== juniper ==
Design top, start of the top module:
module top (
    input clk,                   
    input mode,                  
    input song,                  
    input plus,                  
    input minus,                 
    input rst,                   
    input set,                   
    input refer,                 
    input player1,               
    input player2,               
    output reg [8:0] rope,       
    output reg [1:0] sel,        
    output reg [1:0] ledr,       
    output reg [1:0] ledg,       
    output reg [1:0] ledb,       
    output reg [3:0] ledop,      
    output reg [7:0] segdata1,   
    output reg [7:0] segdata0,   
    output reg [7:0] seg,        
    output reg [7:0] sel8,       
    output reg ledplayer1,       
    output reg ledplayer2,       
    output reg buzzer,           
    output reg round_indicator_1, 
    output reg round_indicator_2 
);
wire playsong;                   
wire song_pulse;                 
wire mode_pulse;                 
wire plus_pulse;                 
wire minus_pulse;                
wire set_pulse;                  
wire refer_pulse;                
wire player1_pulse;              
  ...
Settings: LEC_CHECK=0, CAP_MARGIN=20, CORE_MARGIN=2, CORE_UTILIZATION=72, CTS_CLUSTER_SIZE=35, HOLD_SLACK_MARGIN=0.3, PLACE_DENSITY=0.7, SETUP_SLACK_MARGIN=1.7, SLEW_MARGIN=20; clock period 6.49 ns.
run.sh (not shown) runs the stock make flow with config.mk's settings and CLKGATE_MAP_FILE=.
Changes in ember relative to juniper:
# juniper
export LEC_CHECK = 0
export CAP_MARGIN = 20
export CORE_MARGIN = 2
export CORE_UTILIZATION = 72
export CTS_CLUSTER_SIZE = 35
export HOLD_SLACK_MARGIN = 0.3
export PLACE_DENSITY = 0.7
export SETUP_SLACK_MARGIN = 1.7
export SLEW_MARGIN = 20
create_clock -name core_clock -period 6.49 [get_ports {clk}]
# ember
export LEC_CHECK = 0
export ABC_AREA = 1
export CAP_MARGIN = 20
export CORE_MARGIN = 2
export CORE_UTILIZATION = 72
export CTS_CLUSTER_SIZE = 36
export HOLD_SLACK_MARGIN = 0.3
export SETUP_SLACK_MARGIN = 0.8
export SLEW_MARGIN = 20
create_clock -name core_clock -period 4.43 [get_ports {clk}]
Findings:
Re sum of internal, switching and leakage power: ember is 25% up on juniper. In ember, the area enclosed by the die boundary came out 890 um2 above the value in juniper. ember: flow complete, layout not clean; failing: negative setup slack. In the tables for juniper and ember, synthesized area reads higher with ember. Looking at standard cell with the maximum stage delay on the critical path, the dfrtp_4 result is from juniper; the dfrtp_1 one comes from ember.
Input changes introduced in yarrow (baseline for comparison: ember):
# ember
export LEC_CHECK = 0
export ABC_AREA = 1
export CAP_MARGIN = 20
export CORE_MARGIN = 2
export CORE_UTILIZATION = 72
export CTS_CLUSTER_SIZE = 36
export HOLD_SLACK_MARGIN = 0.3
export SETUP_SLACK_MARGIN = 0.8
export SLEW_MARGIN = 20
create_clock -name core_clock -period 4.43 [get_ports {clk}]
# yarrow
export LEC_CHECK = 0
export CAP_MARGIN = 20
export CORE_MARGIN = 2
export CORE_UTILIZATION = 37
export PLACE_DENSITY = 0.6
export SLEW_MARGIN = 20
create_clock -name core_clock -period 11.3 [get_ports {clk}]
Results
- yarrow | stages: all done | timing, DRC, antenna: all pass
- Compared to ember, the router laid down less metal wire for yarrow.
- Of ember and yarrow, yarrow shows the lower met2 usage, with ember above it.
- Compared yarrow vs ember, and count of clock-buffer cells in the layout is up in yarrow.
Here is what was changed in the inputs of indigo compared with yarrow.
# yarrow
export LEC_CHECK = 0
export CAP_MARGIN = 20
export CORE_MARGIN = 2
export CORE_UTILIZATION = 37
export PLACE_DENSITY = 0.6
export SLEW_MARGIN = 20
create_clock -name core_clock -period 11.3 [get_ports {clk}]
# indigo
export LEC_CHECK = 0
export CAP_MARGIN = 20
export CORE_MARGIN = 2
export CORE_UTILIZATION = 40
export PLACE_DENSITY = 0.6
export SLEW_MARGIN = 20
create_clock -name core_clock -period 5.01 [get_ports {clk}]
==> comparison <==
Diff yarrow -> indigo | worst stage delay on the critical path | decrease of 0.31 ns. Diff yarrow -> indigo | relative contribution of combinational cells to total power | increase of 0.3 points. Cmp indigo vs yarrow: initial cell density of the core higher in indigo. Higher detailed-placement wirelength estimate was reported by indigo, not yarrow. indigo had finished all stages when the layout checks came back failing, citing negative setup slack. yarrow → indigo: utilization went up by 4.6 points; aggregate global-route resource usage went up by 1.6 points; via count of the first global-routing pass went up by 480. Clock latency on the worst-skew pair: indigo and yarrow compared, higher one is yarrow. Looking at number of cells on the worst reg-to-reg path across indigo and yarrow, the one that comes out higher is indigo.
Modified inputs, amber compared to indigo
# indigo
export LEC_CHECK = 0
export CAP_MARGIN = 20
export CORE_MARGIN = 2
export CORE_UTILIZATION = 40
export PLACE_DENSITY = 0.6
export SLEW_MARGIN = 20
create_clock -name core_clock -period 5.01 [get_ports {clk}]
# amber
export LEC_CHECK = 0
export CAP_MARGIN = 20
export CORE_MARGIN = 2
export CORE_UTILIZATION = 70
export CTS_CLUSTER_SIZE = 35
export SLEW_MARGIN = 20
create_clock -name core_clock -period 6.49 [get_ports {clk}]
Results
FAIL: indigo; every other run in indigo and amber is clean. [indigo] flow finished | final checks: failed | reasons: negative setup slack. The post-route standard cell area excluding fillers of amber is lower than that of indigo. The die of amber is smaller than the one used in indigo. Delta (amber minus indigo): wire length of the first global-routing pass dropped 2.1%; width of the die down 24%; relative contribution of sequential cells to total power has increased. indigo has a higher worst clock skew than amber. Per the comparison of amber with indigo, wire length lost 1.6%; logic depth of the worst register-to-register path lost 10%. amber gives less post-route fraction of the period consumed by the critical path than indigo did. Sequential portion of the cell area for amber: 1.9 points up relative to indigo. In amber the weighted congestion at the end of routability-driven global placement turned out about 8% higher than in indigo.

---

== onyx ==
top again, from the RTL that the note above started with.
// top
module top (
    input clk,                   
    input mode,                  
    input song,                  
    input plus,                  
    input minus,                 
    input rst,                   
    input set,                   
    input refer,                 
    input player1,               
    input player2,               
    output reg [8:0] rope,       
    output reg [1:0] sel,        
    output reg [1:0] ledr,       
    output reg [1:0] ledg,       
    output reg [1:0] ledb,       
    output reg [3:0] ledop,      
    output reg [7:0] segdata1,   
    output reg [7:0] segdata0,   
    output reg [7:0] seg,        
    output reg [7:0] sel8,       
    output reg ledplayer1,       
    output reg ledplayer2,       
    output reg buzzer,           
    output reg round_indicator_1, 
    output reg round_indicator_2 
);
==> flow/config.mk <==
export PLATFORM = sky130hd
export DESIGN_NAME = top
export DESIGN_NICKNAME = top
export VERILOG_FILES = /design/flow/design.v
export SDC_FILE = /design/flow/constraint.sdc
export NUM_CORES = 4
export LEC_CHECK = 0
export CAP_MARGIN = 20
export CORE_MARGIN = 2
export CORE_UTILIZATION = 68
export CTS_CLUSTER_SIZE = 29
export PLACE_DENSITY = 0.6
export SLEW_MARGIN = 20
==> flow/constraint.sdc <==
create_clock -name core_clock -period 5.84 [get_ports {clk}]
set_input_delay 1.1680 -clock core_clock [delete_from_list [all_inputs] [get_ports {clk}]]
set_output_delay 1.1680 -clock core_clock [all_outputs]
set_load 0.01 [all_outputs]
onyx closes out successfully: all stages finished, all timing, DRC and antenna checks passed.
diff inputs: onyx => xenon
Settings: clearing CTS_CLUSTER_SIZE, which used to be 29; swapping 68 for 40 in CORE_UTILIZATION; swapping 5.84 for 7.79 in the clock period (ns, I/O delays scaled along).
### Flow results
- Cell count: xenon higher than onyx
- Between onyx and xenon, the flow reports net count reported at finish decreasing slightly.
- Taking onyx as 1.0, xenon lands at 1.05 on count of clock-buffer cells in the layout.
Changes in violet relative to xenon:
Settings: CORE_UTILIZATION changed from 40 to 69; CTS_CLUSTER_DIAMETER newly set to 253; the clock period (ns, I/O delays scaled along) changed from 7.79 to 5.66.
Results
- Combinational gate power of violet exceeds that of xenon by more than a quarter.
- Compared with xenon, in violet number of buffers created by CTS dropped 5, final cell count moved down, leakage power of the design picked up an extra 0.85%.
- violet: floorplan-stage core utilization higher than xenon
- Layout filler cell count: higher on xenon
What quartz does differently from violet at the input level:
Settings: CTS_CLUSTER_SIZE newly set to 29; CTS_CLUSTER_DIAMETER changed from 253 to 357; CORE_UTILIZATION changed from 69 to 72; the clock period (ns, I/O delays scaled along) changed from 5.66 to 4.38.
==> comparison <==
quartz finished all stages; layout check result: FAIL, due to negative setup slack. The path category of the worst min-delay check comes out input pin to async pin in one run and register to register in the other, namely in quartz and violet respectively. Compared with violet, in quartz wire length lost 540 µm, setup slack lost 1.15 ns, clock network power lost 32%. Compared with violet, in quartz share of power burned in registers went up; total routing resource utilization after global routing went up; largest net degree at the start of global routing went down.
What garnet does differently from quartz at the input level:
Settings: CTS_CLUSTER_DIAMETER: 357 -> unset; SETUP_SLACK_MARGIN: unset -> 0.8; CTS_CLUSTER_SIZE: 29 -> 36; PLACE_DENSITY: 0.6 -> unset; the clock period (ns, I/O delays scaled along): 4.38 -> 5.09.
==> results <==
Delta(layout overhead on the synthesized area, garnet - quartz) > 0
Taking quartz as the reference, in garnet wire length of the first global-routing pass rose by about 2.5%; first-iteration DRC count fell by about 11%; number of input and output port buffers inserted stayed essentially flat; post-route antenna net violation count stayed essentially flat.
Taking quartz as the reference, in garnet remaining max-slew budget at the tightest pin down 5.7 points, routed wire length up about 3.5%, critical path depth in cells up about 3.7%.
The layout from garnet, despite a flow that completed every stage, fails the layout checks, with the failing checks listed as negative setup slack.
For fjord, these inputs were changed with respect to garnet:
Settings: CORE_UTILIZATION changed from 72 to 69; PLACE_DENSITY newly set to 0.6; SETUP_SLACK_MARGIN removed (was 0.8); CTS_CLUSTER_SIZE changed from 36 to 41; the clock period (ns, I/O delays scaled along) changed from 5.09 to 6.83.
## What came out
Status garnet: flow complete, layout not clean - negative setup slack
fjord finished every stage and its layout cleared the timing, DRC and antenna checks.
In terms of worst slew margin relative to its limit, garnet and fjord differ only marginally.
Going from garnet to fjord, time the worst path needs with I/O delays and setup grows by 0.94 ns.
In terms of share of final layout cell area taken by clock buffers and inverters, garnet and fjord differ only marginally.
Power is estimated from default activity; no workload was simulated.
